== v10 ==
Design EC_TOP, start of the top module:
module EC_TOP(
    clk, rst_n, in_valid,
    in_Px, in_Py, in_Qx, in_Qy, in_prime, in_a,
    out_valid, out_Rx, out_Ry
);
Size in the first run: roughly 3,100 cells after synthesis, ~110 flip-flops, ~25,000 um2 of cells after synthesis.
clock: 77.0 ns
lec_check: 0
abc_area: 0
cap_margin: 20
core_aspect_ratio: 0.5
core_margin: 3
core_utilization: 58
cts_cluster_diameter: 74
setup_slack_margin: -0.06
slew_margin: 0
tns_end_percent: 40
run.sh (not shown) runs the stock make flow with config.mk's settings and CLKGATE_MAP_FILE=.
The flow did not stop early for v10: all stages ran, and the layout cleared the timing, DRC and antenna checks.
Changes in v32 relative to v10:
Settings: SLEW_MARGIN changed from 0 to 20; CORE_ASPECT_RATIO removed (was 0.5); TNS_END_PERCENT removed (was 40).
## What came out
Startpoint of the most critical setup path = prime_reg[1]$_DFFE_PN1P_: v32; startpoint of the most critical setup path = IN_2[1]$_DFFE_PN0P_: v10. On worst hold margin, v32 and v10 are basically level. Side by side, post-layout minimum cycle time turned out higher in v32 than in v10. Instance count on the critical path was lower in v10 than in v32. Setup slack on v32 is behind v10. Area of all placed cells without fillers delta (v32 -> v10): insignificant. v32 vs. v10: relative slew slack +1.4 points.
What v18 does differently from v32 at the input level:
Settings: CORE_UTILIZATION: 58 -> 40; SETUP_SLACK_MARGIN: -0.06 -> unset; ABC_AREA: 0 -> 1; CELL_PAD_IN_SITES_DETAIL_PLACEMENT: unset -> 2; CORE_MARGIN: 3 -> 8; MIN_ROUTING_LAYER: unset -> met2; GPL_ROUTABILITY_DRIVEN: unset -> 0; CTS_CLUSTER_DIAMETER: 74 -> unset.
==> results <==
v18 terminated abnormally: 5_1_grt reported GRT-0116.
Standard-cell row count of v18 exceeds that of v32 by more than 10%.
Die size in v18 is 59% higher than in v32
Comparing v32 and v18, the higher die width is on v18.
Against v32, v18 comes in about 2.6% higher on yosys synthesis chip area.
v18 gives more total nets after synthesis than v32 did.
Total cells reported by yosys after synthesis went up by more than 10% going from v32 to v18.
v18 — synthesized netlist cell count 581 higher, v32 as reference
Register area share after synthesis: v18 vs v32 down 0.28 points
Delta (v18 minus v32): floorplan utilization fell by 19 points, netlist area before placement rose by 2.6%, multiplexer share of the synthesized area fell by 4.2 points.
For v58, these inputs were changed with respect to v18:
Settings: GPL_ROUTABILITY_DRIVEN removed (was 0); CELL_PAD_IN_SITES_DETAIL_PLACEMENT removed (was 2); MIN_ROUTING_LAYER removed (was met2); ABC_AREA removed (was 1); CORE_MARGIN changed from 8 to 2.
## What came out
- v58 was carried through to the last stage, and its layout satisfied the timing, DRC and antenna checks.
- Sort v18 and v58 by share of the yosys chip area belonging to registers desc -> top: v58
- Against v18, v58 comes in 581 lower on synthesized cell count.
- [v58 vs v18] post-synthesis simple-gate area fraction: lower in v58
- v18 → v58: die width moved down, I/O pin count stayed essentially flat, initial standard-cell utilization of the core rose 0.37 points, die area fell by 11%.
- Half-perimeter wire length after placement delta for v58 relative to v18: 56% lower
- Number of clock sinks seen by CTS came out exactly the same in v18 and v58.
- v58 vs v18: area of the synthesized netlist per yosys stat down by a few percent
Relative to v58, the following input files were edited for v16:
Settings: an added CORE_ASPECT_RATIO of 0.69; an added MIN_ROUTING_LAYER of met2; an added TNS_END_PERCENT of 5; an added CTS_CLUSTER_DIAMETER of 51; a change of CAP_MARGIN from 20 to 10; an added CELL_PAD_IN_SITES_DETAIL_PLACEMENT of 0; an added GPL_ROUTABILITY_DRIVEN of 1; an added ABC_AREA of 1; a change of CORE_MARGIN from 2 to 8; a change of SLEW_MARGIN from 20 to 40.
[summary]
Although it ran to completion, v16 produced a layout that fails the final checks because of DRC.
v16 has adder and majority gate portion of the synthesized area below what v58 had.
Re row count: v58 and v16 aren't equal, and the lower value belongs to v16.
Against v58, non-clock buffer count in v16 fell by more than 10%.
Compared with v58, v16 shows maximum fanout along the worst path lower by 2.
Distinct cell type count after synthesis, v16 vs v58: down by more than a quarter
Worst reg2reg path depth (v16 vs. v58) increases by a little under 10%
Mux share of post-synthesis cell area ends up lower on v16.
